## run 1
Design MazeRunner, start of the top module:
module MazeRunner(clk,RST_n,SS_n,MOSI,MISO,SCLK,PWMR,PWML,
                  DIRR,DIRL,IR_EN,BMPL_n,BMPR_n,buzz,
				  buzz_n,RX,LED);
Size in the first run: about 0.022 mm² of cells after synthesis.
clock: 10.8 ns
lec_check: 0
cap_margin: 20
cell_pad_in_sites_global_placement: 3
core_aspect_ratio: 1.61
core_margin: 5
core_utilization: 55
gpl_timing_driven: 0
max_routing_layer: met4
place_density_lb_addon: 0.28
setup_slack_margin: -0.28
slew_margin: 0
run.sh (not shown) runs the stock make flow with config.mk's settings and CLKGATE_MAP_FILE=.
The flow ended early for run 1: it failed with a tool error in global placement without I/O (3_1_place_gp_skip_io).
Here is what was changed in the inputs of run 2 compared with run 1.
==> flow/config.mk <==
export PLATFORM = sky130hd
export DESIGN_NAME = MazeRunner
export DESIGN_NICKNAME = MazeRunner
export VERILOG_FILES = /design/flow/design.v
export SDC_FILE = /design/flow/constraint.sdc
export NUM_CORES = 4
export LEC_CHECK = 0
export ABC_AREA = 1
export CAP_MARGIN = 20
export CORE_MARGIN = 2
export CORE_UTILIZATION = 72
export CTS_CLUSTER_SIZE = 74
export MAX_ROUTING_LAYER = met4
export PLACE_DENSITY_LB_ADDON = 0.19
export SETUP_SLACK_MARGIN = 1.39
export SLEW_MARGIN = 0
==> flow/constraint.sdc <==
create_clock -name core_clock -period 5.12 [get_ports {clk}]
set_input_delay 1.0240 -clock core_clock [delete_from_list [all_inputs] [get_ports {clk}]]
set_output_delay 1.0240 -clock core_clock [all_outputs]
set_load 0.01 [all_outputs]
Results
[run 2] flow finished | final checks: failed | reasons: setup timing. Run 1 did not finish; a tool error ended it in global placement without I/O (3_1_place_gp_skip_io). Chip area for run 2 is lower than for run 1. Higher area of the synthesized netlist per yosys stat was reported by run 2, not run 1. Re number of instances in the synthesized netlist: run 2 is 348 up on run 1. Area of the placeable core is lower on run 2. Starting utilization of the core area ended up 18 points higher on run 2 than on run 1. Diff run 2 and run 1: die span in x lower in run 1. On die extent in y: between run 2 and run 1, it ends up lower for run 2. When run 2 is measured against run 1, its number of standard cells reported by yosys turns out 348 higher.
For run 3, these inputs were changed with respect to run 2:
diff --git a/flow/config.mk b/flow/config.mk
--- a/flow/config.mk
+++ b/flow/config.mk
@@ -12,5 +12,3 @@
 export CTS_CLUSTER_SIZE = 74
-export MAX_ROUTING_LAYER = met4
-export PLACE_DENSITY_LB_ADDON = 0.19
-export SETUP_SLACK_MARGIN = 1.39
-export SLEW_MARGIN = 0
+export PLACE_DENSITY = 0.37
+export SLEW_MARGIN = 20
==> flow/constraint.sdc <==
create_clock -name core_clock -period 5.0 [get_ports {clk}]
set_input_delay 1.0000 -clock core_clock [delete_from_list [all_inputs] [get_ports {clk}]]
set_output_delay 1.0000 -clock core_clock [all_outputs]
set_load 0.01 [all_outputs]
==> comparison <==
Not one of run 2 and run 3 finished clean.
Every stage of run 3 finished as expected; the final checks, on the other hand, flagged setup timing, which means the layout fails.
Going from run 2 to run 3, the overall fraction of global-route tracks in use was found to have gone down by 4.7 points.
Summary of run 3 over run 2: final cell count now sits lower, floorplan-stage core utilization held, worst setup slack higher.
The run showing the greater area share of buffers outside the clock network is run 2.
Comparing run 2 and run 3, the higher part of the total power dissipated in the clock network is on run 3.
The higher largest clock skew in the final design of run 2 and run 3 is in run 2.
Against run 2 as the reference, run 3 delivers a higher cell area power density.
Relative to run 2, the wire length on met3 of run 3 is lower by about 50%.
Sort run 2 and run 3 by count of endpoints failing setup in the final report, ascending, and run 2 comes first.
Between run 2 and run 3, buffers plus inverters on the worst setup path increased.
Here is what was changed in the inputs of run 4 compared with run 3.
diff --git a/flow/config.mk b/flow/config.mk
--- a/flow/config.mk
+++ b/flow/config.mk
@@ -10,5 +10,4 @@
 export CORE_MARGIN = 2
-export CORE_UTILIZATION = 72
-export CTS_CLUSTER_SIZE = 74
-export PLACE_DENSITY = 0.37
+export CORE_UTILIZATION = 70
+export PLACE_DENSITY = 0.6
 export SLEW_MARGIN = 20
==> flow/constraint.sdc <==
create_clock -name core_clock -period 5.68 [get_ports {clk}]
set_input_delay 1.1360 -clock core_clock [delete_from_list [all_inputs] [get_ports {clk}]]
set_output_delay 1.1360 -clock core_clock [all_outputs]
set_load 0.01 [all_outputs]
Findings:
- To summarise run 4: no stage aborted, but the layout did not pass its checks, failing on setup timing.
- Run 4 vs run 3, last element of the critical path: iPID.D_term_flopped[13] vs iPID.D_term_flopped[14]
- Delta (run 4 minus run 3): diode insertion count for antenna repair closely matched the old numbers, final worst slack increased by 0.74 ns relative to the old numbers, total power decreased by 0.0011 W relative to the old numbers.
- In the metrics for run 3 and run 4, the one carrying the higher internal power component is run 3.
- Final critical-path required period on run 4 is down relative to run 3.
- There was hardly any difference in hold slack between run 3 and run 4.
- Run 4 vs run 3: maximum frequency up
- Area growth from synthesis to final layout for run 4: 7.5 points down relative to run 3
Edits applied to the flow inputs when going from run 4 to run 5:
diff --git a/flow/config.mk b/flow/config.mk
--- a/flow/config.mk
+++ b/flow/config.mk
@@ -7,7 +7,5 @@
 export LEC_CHECK = 0
-export ABC_AREA = 1
 export CAP_MARGIN = 20
 export CORE_MARGIN = 2
-export CORE_UTILIZATION = 70
-export PLACE_DENSITY = 0.6
+export CORE_UTILIZATION = 68
 export SLEW_MARGIN = 20
==> flow/constraint.sdc <==
create_clock -name core_clock -period 5.09 [get_ports {clk}]
set_input_delay 1.0180 -clock core_clock [delete_from_list [all_inputs] [get_ports {clk}]]
set_output_delay 1.0180 -clock core_clock [all_outputs]
set_load 0.01 [all_outputs]
==> results <==
Every stage of run 5 finished as expected; the final checks, on the other hand, flagged setup timing, which means the layout fails.
The higher simple logic cell fraction of the synthesized area came out of run 4.
Sort run 5 and run 4 by total placed cells including tap cells, ascending, and run 5 comes first.
In run 5, the number of global-route vias before repair came out 0.92% above the value in run 4.
In run 5, filler cell count is lower than in run 4.

========
MazeRunner again, from the RTL that the note above started with.
Settings: LEC_CHECK=0, ABC_AREA=1, CAP_MARGIN=15, CORE_MARGIN=2, CORE_UTILIZATION=72, CTS_CLUSTER_SIZE=72, PLACE_DENSITY=0.37, SETUP_SLACK_MARGIN=0.52, SLEW_MARGIN=0; clock period 4.72 ns.
The baseline completed, yet does not pass: negative setup slack.
Rerun with:
CAP_MARGIN = 20   (was 15)
CTS_CLUSTER_SIZE = 74   (was 72)
MAX_ROUTING_LAYER = met4   (was default)
SETUP_SLACK_MARGIN = 1.44   (was 0.52)
SLEW_MARGIN = 20   (was 0)
clock period = 5.12 ns   (was 4.72 ns; I/O delays follow)
=> The new run completed, yet does not pass: negative setup slack; routed wire length climbs by a quarter to a third; power drops by a few percent; via count climbs by roughly a tenth; hold slack got worse by 7.8 ps; clock skew climbs by 19 ps; non-clock buffer count climbs by 10; sequential share of layout area drops by 1.1 points; die size stays the same; count of clock-buffer cells in the layout climbs by 18.
Rerun with:
CTS_CLUSTER_SIZE = default   (was 74)
MAX_ROUTING_LAYER = default   (was met4)
PLACE_DENSITY = default   (was 0.37)
PLACE_DENSITY_LB_ADDON = 0.19   (was default)
SETUP_SLACK_MARGIN = default   (was 1.44)
clock period = 5.09 ns   (was 5.12 ns; I/O delays follow)
=> The new run produced a layout that fails on negative setup slack. Sequential share of layout area grows by 2.4 points. Register-to-register slack gains 230 ps. Worst setup slack improves by 230 ps. Design area came out lower by about 6%. Fmax increases by 4.4%. Worst hold slack gets worse by 12 ps. Non-clock buffer count fell by 80. Via count came out lower by about 12%. Sequential power is about the same. Critical path depth does not change.
Rerun with:
clock period = 5.12 ns   (was 5.09 ns; I/O delays follow)
After rerunning:
- The changed run finished but failed the layout checks on negative setup slack
- cell area barely changes
- via count is higher by 0.75%
- clock power barely changes
- first-iteration DRC count is higher by 2.9%
- flip-flop count is unchanged
- power hardly moves
- worst setup slack got worse by 210 ps
- sequential power hardly moves
- die area does not change
Rerun with:
ABC_AREA = default   (was 1)
CORE_UTILIZATION = 67   (was 72)
PLACE_DENSITY_LB_ADDON = default   (was 0.19)
Outcome: The new run reached the layout checks and failed them: negative setup slack; sequential power stays flat; setup slack improves by 100 ps; global-route usage goes down by 2.4 points.

========
MazeRunner again, from the RTL that the note above started with.
Settings: LEC_CHECK=0, ABC_AREA=1, CAP_MARGIN=0, CORE_MARGIN=2, CORE_UTILIZATION=72, CTS_CLUSTER_DIAMETER=268, CTS_CLUSTER_SIZE=10, PLACE_DENSITY=0.36, SETUP_SLACK_MARGIN=-0.08, SLEW_MARGIN=40, TNS_END_PERCENT=5; clock period 4.36 ns.
The first run reached the layout checks and failed them: setup timing.
==> next run, changes <==
--- a/flow/config.mk
+++ b/flow/config.mk
@@ -8,8 +8,10 @@
 export ABC_AREA = 1
 export CAP_MARGIN = 0
+export CORE_ASPECT_RATIO = 1.42
 export CORE_MARGIN = 2
 export CORE_UTILIZATION = 72
 export CTS_CLUSTER_DIAMETER = 268
 export CTS_CLUSTER_SIZE = 10
+export HOLD_SLACK_MARGIN = 0.3
 export PLACE_DENSITY = 0.36
 export SETUP_SLACK_MARGIN = -0.08
The changed run completed, yet does not pass: setup timing.
Core utilization grows by 1.3 points.
Setup slack gets worse by 490 ps.
Global-route usage goes up by 1.2 points.
Design area climbs by 0.96%.
Power stays flat.
Routed wire length is higher by 11%.
Cell count is higher by 0.50%.
Clock power hardly moves.
Non-clock buffer count rose by 22.
Synthesized area does not change.
Critical path depth went up by 1.
==> next run, changes <==
==> flow/config.mk (replaced) <==
export PLATFORM = sky130hd
export DESIGN_NAME = MazeRunner
export DESIGN_NICKNAME = MazeRunner
export VERILOG_FILES = /design/flow/design.v
export SDC_FILE = /design/flow/constraint.sdc
export NUM_CORES = 4
export LEC_CHECK = 0
export ABC_AREA = 1
export CAP_MARGIN = 20
export CORE_MARGIN = 2
export CORE_UTILIZATION = 72
export PLACE_DENSITY = 0.37
export SLEW_MARGIN = 20
==> flow/constraint.sdc (replaced) <==
create_clock -name core_clock -period 5.28 [get_ports {clk}]
set_input_delay 1.0560 -clock core_clock [delete_from_list [all_inputs] [get_ports {clk}]]
set_output_delay 1.0560 -clock core_clock [all_outputs]
set_load 0.01 [all_outputs]
The new run completed and failed the layout checks on setup timing.
Maximum frequency climbs by 11%.
Clock skew fell by 17 ps.
Non-clock buffer count went down by 96.
Hold slack degrades by 26 ps.
Sequential share of layout area rose by 0.89 points.
Global-route usage came out lower by 3.0 points.
Total power shrinks by 15%.
Final area shrinks by 2.2%.
==> next run, changes <==
--- a/flow/config.mk
+++ b/flow/config.mk
@@ -10,4 +10,5 @@
 export CORE_MARGIN = 2
 export CORE_UTILIZATION = 72
-export PLACE_DENSITY = 0.37
+export PLACE_DENSITY = 0.65
+export SETUP_SLACK_MARGIN = 0.01
 export SLEW_MARGIN = 20
==> flow/constraint.sdc (replaced) <==
create_clock -name core_clock -period 4.72 [get_ports {clk}]
set_input_delay 0.9440 -clock core_clock [delete_from_list [all_inputs] [get_ports {clk}]]
set_output_delay 0.9440 -clock core_clock [all_outputs]
set_load 0.01 [all_outputs]
Outcome: The new run produced a layout that fails on setup timing. Total power grows by 9.9%. Clock power grows by 7.1%. Design area grows by 3.1%. Maximum frequency shrinks by 4.3%. Count of clock-buffer cells in the layout grows by 4. Cell count grows by 2.6%. Core utilization grows by 2.6 points. Combinational power grows by 23%. Setup slack got worse by 810 ps. Critical path depth does not change.

========
run A:
Starting RTL as in the previous note.
clock: 4.6 ns
lec_check: 0
cap_margin: 20
core_margin: 2
core_utilization: 72
cts_cluster_size: 50
place_density: 0.64
setup_slack_margin: -0.46
slew_margin: 20
Status run A: flow complete, layout not clean - negative setup slack
### run A -> run B
Settings: CORE_UTILIZATION now 40, was 72; CTS_CLUSTER_SIZE no longer set, was 50; SETUP_SLACK_MARGIN no longer set, was -0.46; PLACE_DENSITY now 0.6, was 0.64; the clock period (ns, I/O delays scaled along) now 10.0, was 4.6.
Notes after the runs:
The final layout from run B, which completed every stage, passed the timing, design-rule and antenna checks at the end of the flow. Run B — fraction of cell area in non-clock buffers 8.2 points lower, run A as reference. Lower combinational share of cell area goes to run A over run B. The violation count after the first detailed-route iteration reported for run B is smaller than that of run A by 916. Run B against run A: worst setup slack now sits higher; area taken by flip-flops and latches now sits at about the same level; area of the core region now sits higher; routed length on met1 now sits lower. Total routing usage reported by global routing in run B vs run A: down 18 points. From run A to run B the numbers moved as follows: wire length shrank by 24%; first-pass GRT wire length has decreased; area after synthesis saw little to no change.
Changes in run C relative to run B:
Settings: a change of the clock period (ns, I/O delays scaled along) from 10.0 to 9.13.
Results
- Of run C and run B, run B shows the higher max-slew headroom at the worst pin, with run C below it.
- Reported for run C and run B, die size turned out identical to the last digit.
- The count of clock-buffer cells in the layout in run C sits about 3.3% above the value recorded for run B.
- The total placed instance area on run B is in line with that on run C.
- Between run C and run B, the difference in number of iterations in the first detailed-routing pass is negligible.
What run D does differently from run C at the input level:
Settings: GPL_TIMING_DRIVEN newly set to 0; CORE_ASPECT_RATIO newly set to 0.97; PLACE_DENSITY_LB_ADDON newly set to 0.07; PLACE_DENSITY removed (was 0.6); the clock period (ns, I/O delays scaled along) changed from 9.13 to 10.0.
Results
met2 routing resource usage after global routing in run D is 2.1 points above run C. Total power: run D below run C. Summary of run D over run C: count of clock-net buffers in the final layout increased by 6 relative to the old numbers; final setup slack of the worst path decreased by 98 ps relative to the old numbers; routed wire length increased by 9.8% relative to the old numbers; number of well taps increased by about 5% relative to the old numbers.

========
Starting RTL as in the previous note.
==> flow/design.v (excerpt) <==
module MazeRunner(clk,RST_n,SS_n,MOSI,MISO,SCLK,PWMR,PWML,
                  DIRR,DIRL,IR_EN,BMPL_n,BMPR_n,buzz,
				  buzz_n,RX,LED);
  input clk;		 
  input RST_n;		 
  output SS_n;		 
  output MOSI;		 
  output SCLK;		 
  input MISO;		 
  output PWMR;		 
  output PWML;		 
  output DIRR;		 
  output DIRL;		 
  output IR_EN;		 
  input BMPL_n;		 
  input BMPR_n;		 
  output buzz;		 
  output buzz_n;
  input RX;			 
  output [7:0] LED;	 
  wire rst_n;		 
  wire send_resp;	 
  wire cmd_rdy;		 
  wire [15:0] cmd;	 
  wire clr_cmd_rdy;	 
  wire [11:0] IR_R0,IR_R1,IR_R2,IR_R3;
  wire [11:0] IR_L0,IR_L1,IR_L2,IR_L3;
  wire moving;
  wire IR_vld;					 
  wire line_present;		 
  wire err_vld;				 
  wire go;
  wire [15:0] err_raw;		 
  wire [15:0] err_opn_lp;	 
  wire [15:0] error;		 
  wire signed [11:0] lft_spd,rght_spd;
  wire bmp_raw;				 
  localparam FAST_SIM = 1;		 
  rst_synch iRST(.clk(clk),.RST_n(RST_n),.rst_n(rst_n));
  mtr_drv iDRV(.clk(clk), .rst_n(rst_n), .lft_duty(lft_spd), .rght_duty(rght_spd), .DIRL(DIRL), .DIRR(DIRR), .PWML(PWML), .PWMR(PWMR));
  ...
Settings: LEC_CHECK=0, CAP_MARGIN=15, CORE_ASPECT_RATIO=0.7, CORE_MARGIN=6, CORE_UTILIZATION=68, GPL_ROUTABILITY_DRIVEN=0, MAX_ROUTING_LAYER=met4, PLACE_DENSITY_LB_ADDON=0.26, SETUP_SLACK_MARGIN=-0.2, SLEW_MARGIN=0; clock period 10.7 ns.
The starting point produced a clean layout.
==> next run, changes <==
Settings changed: CAP_MARGIN 15 to 20, CORE_ASPECT_RATIO 0.7 to not set, CORE_MARGIN 6 to 2, CORE_UTILIZATION 68 to 64, GPL_ROUTABILITY_DRIVEN 0 to not set, MAX_ROUTING_LAYER met4 to not set, PLACE_DENSITY_LB_ADDON 0.26 to not set, SETUP_SLACK_MARGIN -0.2 to -0.46, SLEW_MARGIN 0 to 20.
Clock period 10.7 ns to 4.6 ns, I/O delays scaled along.
After rerunning: The new run produced a layout that fails on negative setup slack; sequential share of layout area decreases by 5.7 points; worst setup slack is worse by 3.8 ns; area after synthesis stays the same; clock-buffer cell count goes up by 14; utilization climbs by 5.7 points.
==> next run, changes <==
Settings changed: CORE_UTILIZATION 64 to 68, CTS_CLUSTER_SIZE set to 39, MAX_ROUTING_LAYER set to met4.
What happened: The changed run finished with negative setup slack left. Utilization grows by 2.8 points. Combinational power shrinks by about 3%. Count of clock-buffer cells in the layout shrinks by 10. Global-route usage grows by 3.7 points. Synthesized area is unchanged.
==> next run, changes <==
Settings changed: CORE_UTILIZATION 68 to 59, CTS_CLUSTER_SIZE 39 to not set, MAX_ROUTING_LAYER met4 to not set, SETUP_SLACK_MARGIN -0.46 to 1.93.
Clock period 4.6 ns to 7.16 ns, I/O delays scaled along.
This time the run finished clean.
Via count drops by a little under a tenth.
First-iteration DRC count drops by a few percent.
Non-clock buffer count drops by 173.
Critical path depth drops by 7.
Global-route usage drops by 5.9 points.
Sequential cell count does not change.
Power drops by a quarter to a third.
==> next run, changes <==
Settings changed: CORE_UTILIZATION 59 to 72, PLACE_DENSITY set to 0.65, SETUP_SLACK_MARGIN 1.93 to 1.76.
Clock period 7.16 ns to 7.0 ns, I/O delays scaled along.
What happened:
- The changed run ran to the end with no violations
- count of clock-buffer cells in the layout is lower by 12
- wire length is higher by 3.8%
- combinational power is higher by 8.7%
- register-to-register slack gets worse by 0.39 ns
- critical path depth is higher by 11
- final cell count is lower by 2.3%
- core utilization is higher by 15 points
- sequential power is higher by about 2%
- worst hold slack gets better by 0.0030 ns
- global-route usage is higher by 4.8 points
==> next run, changes <==
Settings changed: CORE_UTILIZATION 72 to 40, PLACE_DENSITY 0.65 to 0.6, SETUP_SLACK_MARGIN 1.76 to not set.
Clock period 7.0 ns to 7.84 ns, I/O delays scaled along.
Effect: The changed run completed without violations. Routed wire length falls by 12%. Worst setup slack degrades by 0.23 ns. Sequential cell count is unchanged. Register-to-register slack degrades by 0.23 ns. Via count falls by 8.8%.
Power figures rest on the tool's default switching activity, not on a simulated workload.
